==> inputs of exp/xenon <==
Design TOP_BRIDGE, start of the top module:
module TOP_BRIDGE(
   input Hclk, Hresetn,
                     input [1:0]       Htrans,
                     input [31:0]       Haddr,
                     input [31:0]       Hwdata,
                     input [1:0]       Hburst,
                     input             Hwrite,
                     input             Hsel,
                     input             Pready,
                     input [31:0]      Prdata,
                     output Psel,
                     output [31:0] Paddr,
                     output [31:0] Pdata,
                     output [31:0] rdata_temp,
                     output Pwrite,
                     output Penable
    );
export LEC_CHECK = 0
export ABC_AREA = 1
export CAP_MARGIN = 20
export CORE_MARGIN = 2
export CORE_UTILIZATION = 66
export CTS_CLUSTER_DIAMETER = 155
export GPL_TIMING_DRIVEN = 1
export HOLD_SLACK_MARGIN = 0.29
export SETUP_SLACK_MARGIN = -0.26
export SLEW_MARGIN = 20
create_clock -name core_clock -period 2.61 [get_ports {Hclk}]
run.sh (not shown) runs the stock make flow with config.mk's settings and CLKGATE_MAP_FILE=.
==> inputs of exp/delta, as changes to exp/xenon <==
- CAP_MARGIN: 20 -> 10
- CELL_PAD_IN_SITES_DETAIL_PLACEMENT: default -> 1
- CORE_MARGIN: 2 -> 8
- CORE_UTILIZATION: 66 -> 40
- CTS_CLUSTER_DIAMETER: 155 -> default
- GPL_TIMING_DRIVEN: 1 -> 0
- HOLD_SLACK_MARGIN: 0.29 -> default
- MAX_ROUTING_LAYER: default -> met4
- MIN_ROUTING_LAYER: default -> met2
- PLACE_DENSITY_LB_ADDON: default -> 0.04
- SETUP_SLACK_MARGIN: -0.26 -> default
- SLEW_MARGIN: 20 -> 25
==> flow/constraint.sdc (replaced) <==
create_clock -name core_clock -period 3.1 [get_ports {Hclk}]
set_input_delay 0.6200 -clock core_clock [delete_from_list [all_inputs] [get_ports {Hclk}]]
set_output_delay 0.6200 -clock core_clock [all_outputs]
set_load 0.01 [all_outputs]
==> inputs of exp/zinc, as changes to exp/xenon <==
- CAP_MARGIN: 20 -> 25
- CORE_ASPECT_RATIO: default -> 1.33
- CORE_MARGIN: 2 -> 6
- CORE_UTILIZATION: 66 -> 38
- GPL_ROUTABILITY_DRIVEN: default -> 0
- GPL_TIMING_DRIVEN: 1 -> 0
- HOLD_SLACK_MARGIN: 0.29 -> default
- MAX_ROUTING_LAYER: default -> met5
- MIN_ROUTING_LAYER: default -> met1
- PLACE_DENSITY_LB_ADDON: default -> 0.21
- SETUP_SLACK_MARGIN: -0.26 -> default
- TNS_END_PERCENT: default -> 55
==> flow/constraint.sdc (replaced) <==
create_clock -name core_clock -period 7.85 [get_ports {Hclk}]
set_input_delay 1.5700 -clock core_clock [delete_from_list [all_inputs] [get_ports {Hclk}]]
set_output_delay 1.5700 -clock core_clock [all_outputs]
set_load 0.01 [all_outputs]
==> flow_metrics.tcl <==
# yosys + openroad results
set metrics [dict create \
    outcome "finished with violations" \
    fin_area_mm2 0.0698 \
    p_total_mw 40.0 \
    setup_viol 38 \
    violations "setup timing" \
    area_delta_synth_final_pct 23.7 \
    setup_ws_ns -0.165 \
]
That was exp/delta.
==> flow_metrics.tcl <==
# yosys + openroad results
set metrics [dict create \
    p_total_mw 44.7 \
    violations "setup timing" \
    hold_depth 4 \
    fin_area_mm2 0.0678 \
    setup_viol 32 \
    yosys_area_mm2 0.0564 \
    outcome "finished with violations" \
    setup_ws_ns -0.373 \
    area_delta_synth_final_pct 20.2 \
]
That was exp/xenon.
==> flow_metrics.tcl <==
# yosys + openroad results
set metrics [dict create \
    area_delta_synth_final_pct 18.6 \
    fin_area_mm2 0.0669 \
    htreeDepth 4 \
    outcome "timing/DRC/antenna clean" \
    r2r_end "FC.F1.dout[2]" \
    setup_viol 0 \
    p_total_mw 15.1 \
    placed_cells 7286 \
    setup_ws_ns 2.19 \
    holdBufCountCts 0 \
]
That was exp/zinc.

========
==> run Z <==
==> flow/design.v <==
`timescale 1ns / 1ps
module AHB_MASTER(
                     input             Hclk,
                     input             Hresetn,
                     input [1:0]       Htrans,
                     input [31:0]      Haddr,
                     input [31:0]      Hwdata,
                     input [1:0]       Hburst,
                     input             Hwrite, Hsel, Hready,
                     output reg [31:0]  Haddr_temp,
                     output reg [31:0]  Hwdata_temp,
                     output reg        valid,
                     output reg        Hwrite_temp
                 );
parameter [1:0] IDLE     = 2'b00;
parameter [1:0] BUSY     = 2'b01;
parameter [1:0] ADDRESS  = 2'b10;
parameter [1:0] TRANSFER = 2'b11;
(*MARK_DEBUG = "TRUE"*)(*KEEP = "TRUE"*)reg [1:0] present_state;
(*MARK_DEBUG = "TRUE"*)(*KEEP = "TRUE"*)reg [1:0] next_state;
reg [31:0] addr;
reg [31:0] data;
reg [3:0] count;
reg [3:0] count_next;
always @(posedge Hclk) begin
    if (Hresetn == 1'b0) begin
        addr <= 'b0;
        data <= 'b0;
    end else begin
        if(present_state == ADDRESS || present_state == TRANSFER)
        begin
            addr <= Haddr;
            data <= Hwdata;
        end
    end
end
always @(posedge Hclk) begin
    if (Hresetn == 1'b0) begin
        present_state <= IDLE;
        count <= 4'd0;
    end else begin
        present_state <= next_state;
        count <= count_next;
    end
end
always @* begin
    count_next = count;
    case(present_state)
        IDLE: begin
            if (Hsel && Htrans == 2'b01) begin
                next_state = BUSY;
            end else if (Hsel && (Htrans == 2'b10 || Htrans == 2'b11) && Hready) begin
                next_state = ADDRESS;
            end else begin
                next_state = IDLE;
            end
        end
        BUSY: begin
            if (Hsel && Htrans == 2'b10 && Hready) begin
                next_state = ADDRESS;
            end else if ((Hsel && (Htrans == 2'b01)) || (!Hready)) begin
                next_state = BUSY;
            end else begin
                next_state = IDLE;
            end
        end
        ADDRESS: begin
            if (Hsel && (Htrans == 2'b10 || Htrans == 2'b11) && Hready) begin
                next_state = TRANSFER;
            end else if ((Hsel && (Htrans == 2'b01)) || (!Hready)) begin
                next_state = BUSY;
            end else begin
                next_state = IDLE;   
            end
        end
        TRANSFER: begin
            if (!Hsel || Htrans == 2'b00) begin
                next_state = IDLE;
            end else if ((Htrans == 2'b01) || (!Hready)) begin
                next_state = BUSY;
            end else begin
                case (Hburst)
                    2'b00: next_state = ADDRESS;
                    2'b01: next_state = TRANSFER;
                    2'b10: 
                    begin
                        if(count<=3)
                        begin
                            next_state = TRANSFER;
                            count_next = count+1'b1;
                        end
                        else begin
                            next_state = ADDRESS;
                            count_next = 4'd0;
                        end
                    end
                    2'b11: 
                    begin
                        if(count<=7)
                        begin
                            next_state = TRANSFER;
                            count_next = count+1'b1;
                        end
                        else begin
                            next_state = ADDRESS;
                            count_next = 4'd0;
                        end
                    end
                    default: next_state = IDLE;  
                endcase
            end
        end
        default: begin
            next_state = IDLE;  
        end
    endcase
end
always @(posedge Hclk) begin
    case(present_state)
        IDLE: begin
            valid <= 1'b0;
            Haddr_temp  <= 'b0;
            Hwdata_temp <= 'b0;
            Hwrite_temp <= 1'b0; 
        end
        BUSY: begin
            valid <= valid;
            Haddr_temp  <= Haddr_temp;
            Hwdata_temp <= Hwdata_temp;
            Hwrite_temp <= Hwrite_temp; 
        end
        ADDRESS: begin
            valid <= valid;
            Haddr_temp  <= addr;
            if(Hburst == 2'b00)
            begin
                Hwdata_temp <= data;
                Hwrite_temp <= Hwrite;
            end
            else
            begin
                Hwdata_temp <= Hwdata_temp;
                Hwrite_temp <= Hwrite_temp; 
           end
        end
        TRANSFER: begin
            case (Hburst)
                2'b00: begin
                    valid <= 1'b1;
                    Haddr_temp <= Haddr_temp;
                    Hwdata_temp <= data;
                    Hwrite_temp <= Hwrite; 
                end
                2'b01: begin
                    valid <= 1'b1;
                    Haddr_temp <= Haddr_temp + 1'b1;  
                    Hwdata_temp <= data;  
                    Hwrite_temp <= Hwrite;
                end
                2'b10: begin
                    if (Haddr_temp < (Haddr + 4)) begin
                        valid <= 1'b1;
                        Hwdata_temp <= data;
                        Haddr_temp <=  Haddr_temp + 1'b1;
                        Hwrite_temp <= Hwrite;
                    end else begin
                        valid <= 1'b1;
                        Hwdata_temp <= data;
                        Haddr_temp <=  addr;
                        Hwrite_temp <= Hwrite;
                    end
                end
                2'b11: begin
                    if (Haddr_temp < (Haddr + 8)) begin
                        valid <= 1'b1;
                        Hwdata_temp <= data;
                        Haddr_temp <= Haddr_temp + 1'b1;  
                        Hwrite_temp <= Hwrite;
                    end else begin
                        valid <= 1'b1;
                        Hwdata_temp <= data;
                        Haddr_temp <= addr;                
                        Hwrite_temp <= Hwrite;
                    end
                end
                default: begin
                    valid <= 1'b0;
                    Haddr_temp  <= 'b0;
                    Hwdata_temp <= 'b0;
                    Hwrite_temp <= 'b0; 
                end
            endcase
        end
    endcase
end
endmodule
`timescale 1ns / 1ps
module APB_SLAVE(
input Presetn,
input Pclk,
input [32:0] addr_temp,
input [31:0] data_temp,
input [31:0] Prdata,
input transfer,
input Pready,
output reg    Psel,
output reg [31:0] Paddr,
output reg [31:0] Pdata,
output reg [31:0] rdata_temp,
output reg Pwrite,
output reg Penable
);
reg [2:0] present_state, next_state;
parameter idle  = 2'b01;
parameter setup  = 2'b10;
parameter enable = 2'b11;
always@(posedge Pclk)
begin
  if(!Presetn)
     present_state <= idle;
  else
     present_state <= next_state;
end
always@(*)
begin
next_state = idle;
case(present_state)
idle:
   begin
     if(!transfer)
        next_state = idle;
     else
        next_state = setup;
   end
setup:
    begin      
     if(Psel)
     next_state = enable;
     else
     next_state = idle;
    end
enable:
    begin
     if(Psel)
       if(transfer)
         begin
           if(Pready)
             begin
             next_state = setup;
             end
           else 
             next_state = enable;
         end
     else
       next_state = idle;
   end    
endcase
end
always @(posedge Pclk)
begin
if(!Presetn)
begin
 Psel       <= 1'b0;
 Penable    <= 1'b0;
 Paddr      <= 32'b0;
 Pdata      <= 32'b0;
 rdata_temp <= 32'b0;
 Pwrite     <= 1'b0;
end
else
case(present_state)
idle:
begin
 Psel    <= 1'b1;
 Penable <= 1'b0;
end 
setup:
 Penable <= 1'b0;
enable:
     begin
     if(Psel)
       Penable <= 1'b1;
       if(transfer)
         begin
           if(Pready)
             begin
             Paddr <= addr_temp[31:0];
             Pwrite <= addr_temp[32];
              if(addr_temp[32])
               begin
                 Pdata  <= data_temp;
                 rdata_temp  <= 'b0;
               end
               else
               begin
                 Pdata  <= Pdata;
                 rdata_temp  <= Prdata;
               end  
             end 
             end
end
endcase
end
endmodule
module FIFO_SYNC #(
    parameter WIDTH = 32,
    parameter DEPTH = 16,
    parameter AW    = 4
)(
    input                  clk,
    input                  rst,
    input      [WIDTH-1:0] din,
    input                  wr_en,
    input                  rd_en,
    output reg [WIDTH-1:0] dout,
    output                 full,
    output                 empty
);
reg [WIDTH-1:0] mem [0:DEPTH-1];
reg [AW-1:0]    wptr;
reg [AW-1:0]    rptr;
reg [AW:0]      count;
wire do_wr = wr_en && !full;
wire do_rd = rd_en && !empty;
assign full  = (count == DEPTH);
assign empty = (count == 0);
always @(posedge clk) begin
    if (do_wr)
        mem[wptr] <= din;
end
always @(posedge clk) begin
    if (rst) begin
        wptr  <= {AW{1'b0}};
        rptr  <= {AW{1'b0}};
        count <= {(AW+1){1'b0}};
        dout  <= {WIDTH{1'b0}};
    end else begin
        if (do_wr)
            wptr <= wptr + 1'b1;
        if (do_rd) begin
            rptr <= rptr + 1'b1;
            dout <= mem[rptr];
        end
        case ({do_wr, do_rd})
            2'b10:   count <= count + 1'b1;
            2'b01:   count <= count - 1'b1;
            default: count <= count;
        endcase
    end
end
endmodule
`timescale 1ns / 1ps
module FIFO_CONTROL(
                     input Hclk,
                     input Hresetn,
                     input[31:0]  Haddr_temp,
                     input[31:0]  Hwdata_temp,
                     input       valid,
                     input       Hwrite_temp,
                     input       Pready,
                     output [31:0] data_temp,
                     output [32:0] addr_temp,
                     output transfer,
                     output full
    );
    wire resetn,empty_data, wr_en,rd_en,full_data,full_addr,empty_addr;
    wire [32:0] addr_in;
    FIFO_SYNC #(.WIDTH(32)) F1(
  .rst(resetn),                   
  .clk(Hclk),                
  .din(Hwdata_temp),                   
  .wr_en(wr_en),               
  .rd_en(rd_en),               
  .dout(data_temp),                 
  .full(full_data),                 
  .empty(empty_data)               
);
FIFO_SYNC #(.WIDTH(33)) F2 (
  .rst(resetn),                   
  .clk(Hclk),                
  .din(addr_in),                   
  .wr_en(wr_en),               
  .rd_en(rd_en),               
  .dout(addr_temp),                 
  .full(full_addr),                 
  .empty(empty_addr)               
);
assign full     =  full_data || full_addr;
assign transfer = (!empty_data && !empty_addr);
assign wr_en    =  valid && Hwrite_temp;
assign rd_en    =  transfer && Pready ;
assign addr_in  =  {Hwrite_temp, Haddr_temp};
assign resetn   = !Hresetn;
endmodule
`timescale 1ns / 1ps
module TOP_BRIDGE(
   input Hclk, Hresetn,
                     input [1:0]       Htrans,
                     input [31:0]       Haddr,
                     input [31:0]       Hwdata,
                     input [1:0]       Hburst,
                     input             Hwrite,
                     input             Hsel,
                     input             Pready,
                     input [31:0]      Prdata,
                     output Psel,
                     output [31:0] Paddr,
                     output [31:0] Pdata,
                     output [31:0] rdata_temp,
                     output Pwrite,
                     output Penable
    );
                    wire [31:0]  Haddr_temp;
                    wire [31:0]  Hwdata_temp;
                    wire         valid;
                    wire         Hwrite_temp;
                    wire [31:0]  data_temp;
                    wire [32:0]  addr_temp;
                    wire         transfer;
                    wire         full;
                    wire         Hready;
                    assign Hready = !full;
                    AHB_MASTER AS (
                      .Hclk(Hclk),
                      .Hresetn(Hresetn),
                      .Htrans(Htrans),
                      .Haddr(Haddr),
                      .Hwdata(Hwdata),
                      .Hburst(Hburst),
                      .Hwrite(Hwrite), 
                      .Hsel(Hsel), 
                      .Hready(Hready),
                      .Haddr_temp(Haddr_temp),
                      .Hwdata_temp(Hwdata_temp),
                      .valid(valid),
                      .Hwrite_temp(Hwrite_temp)
                    );  
                    FIFO_CONTROL FC (
                      .Hclk(Hclk), 
                      .Hresetn(Hresetn),
                      .Haddr_temp(Haddr_temp),
                      .Hwdata_temp(Hwdata_temp),
                      .valid(valid),
                      .Hwrite_temp(Hwrite_temp),
                      .Pready(Pready),
                     .data_temp(data_temp),
                     .addr_temp(addr_temp),
                     .transfer(transfer),
                     .full(full)
                    );
                    APB_SLAVE AM (
                    .Presetn(Hresetn),
                    .Pclk(Hclk),
                    .addr_temp(addr_temp),
                    .data_temp(data_temp),
                    .Prdata(Prdata),
                    .transfer(transfer),
                    .Pready(Pready),
                    .Psel(Psel),
                    .Paddr(Paddr),
                    .Pdata(Pdata),
                    .rdata_temp(rdata_temp),
                    .Pwrite(Pwrite),
                    .Penable(Penable)
                    );
endmodule
==> flow/run.sh <==
#!/bin/bash
# the make line also repeats each setting of config.mk as NAME=value (left out here)
make -C /OpenROAD-flow-scripts/flow DESIGN_CONFIG=/design/flow/config.mk WORK_HOME=/design/flow/orfs CLKGATE_MAP_FILE= finish
==> flow/config.mk <==
export PLATFORM = sky130hd
export DESIGN_NAME = TOP_BRIDGE
export DESIGN_NICKNAME = TOP_BRIDGE
export VERILOG_FILES = /design/flow/design.v
export SDC_FILE = /design/flow/constraint.sdc
export NUM_CORES = 4
export LEC_CHECK = 0
export ABC_AREA = 0
export CAP_MARGIN = 40
export CORE_MARGIN = 2
export CORE_UTILIZATION = 72
export CTS_CLUSTER_DIAMETER = 370
export CTS_CLUSTER_SIZE = 20
export GPL_TIMING_DRIVEN = 1
export PLACE_DENSITY = 0.64
export SETUP_SLACK_MARGIN = -0.22
export SLEW_MARGIN = 20
export TNS_END_PERCENT = 5
==> flow/constraint.sdc <==
create_clock -name core_clock -period 2.85 [get_ports {Hclk}]
set_input_delay 0.5700 -clock core_clock [delete_from_list [all_inputs] [get_ports {Hclk}]]
set_output_delay 0.5700 -clock core_clock [all_outputs]
set_load 0.01 [all_outputs]
==> inputs of run F, as changes to run Z <==
- ABC_AREA: 0 -> not set
- CAP_MARGIN: 40 -> 20
- CORE_UTILIZATION: 72 -> 40
- CTS_CLUSTER_DIAMETER: 370 -> not set
- CTS_CLUSTER_SIZE: 20 -> not set
- GPL_TIMING_DRIVEN: 1 -> not set
- PLACE_DENSITY: 0.64 -> 0.6
- SETUP_SLACK_MARGIN: -0.22 -> not set
- TNS_END_PERCENT: 5 -> not set
==> flow/constraint.sdc (replaced) <==
create_clock -name core_clock -period 4.61 [get_ports {Hclk}]
set_input_delay 0.9220 -clock core_clock [delete_from_list [all_inputs] [get_ports {Hclk}]]
set_output_delay 0.9220 -clock core_clock [all_outputs]
set_load 0.01 [all_outputs]
==> inputs of run C, as changes to run Z <==
- ABC_AREA: 0 -> not set
- CAP_MARGIN: 40 -> 20
- CORE_UTILIZATION: 72 -> 43
- CTS_CLUSTER_DIAMETER: 370 -> not set
- CTS_CLUSTER_SIZE: 20 -> 18
- GPL_TIMING_DRIVEN: 1 -> 0
- MAX_ROUTING_LAYER: not set -> met5
- MIN_ROUTING_LAYER: not set -> met1
- PLACE_DENSITY: 0.64 -> not set
- PLACE_DENSITY_LB_ADDON: not set -> 0.29
- SETUP_SLACK_MARGIN: -0.22 -> 0.41
- TNS_END_PERCENT: 5 -> 60
==> flow/constraint.sdc (replaced) <==
create_clock -name core_clock -period 4.34 [get_ports {Hclk}]
set_input_delay 0.8680 -clock core_clock [delete_from_list [all_inputs] [get_ports {Hclk}]]
set_output_delay 0.8680 -clock core_clock [all_outputs]
set_load 0.01 [all_outputs]
==> notes <==
Run Z completed and failed the layout checks on negative setup slack. Run F passed the timing, DRC and antenna checks. Run C finished clean.
Between run C and run Z, the lower register-to-register slack is in run Z (gap 0.62 ns).
In run C the clock skew is lower than in run F, by 0.0043 ns.
Hold slack, highest first: run F, run Z, run C.
Core utilization: run Z is higher than run F (36 points).
In sequential cell count, run C and run F do not differ.
Sequential power: run Z > run C > run F.
No activity file was given, so power comes from the tool's default toggle rates.
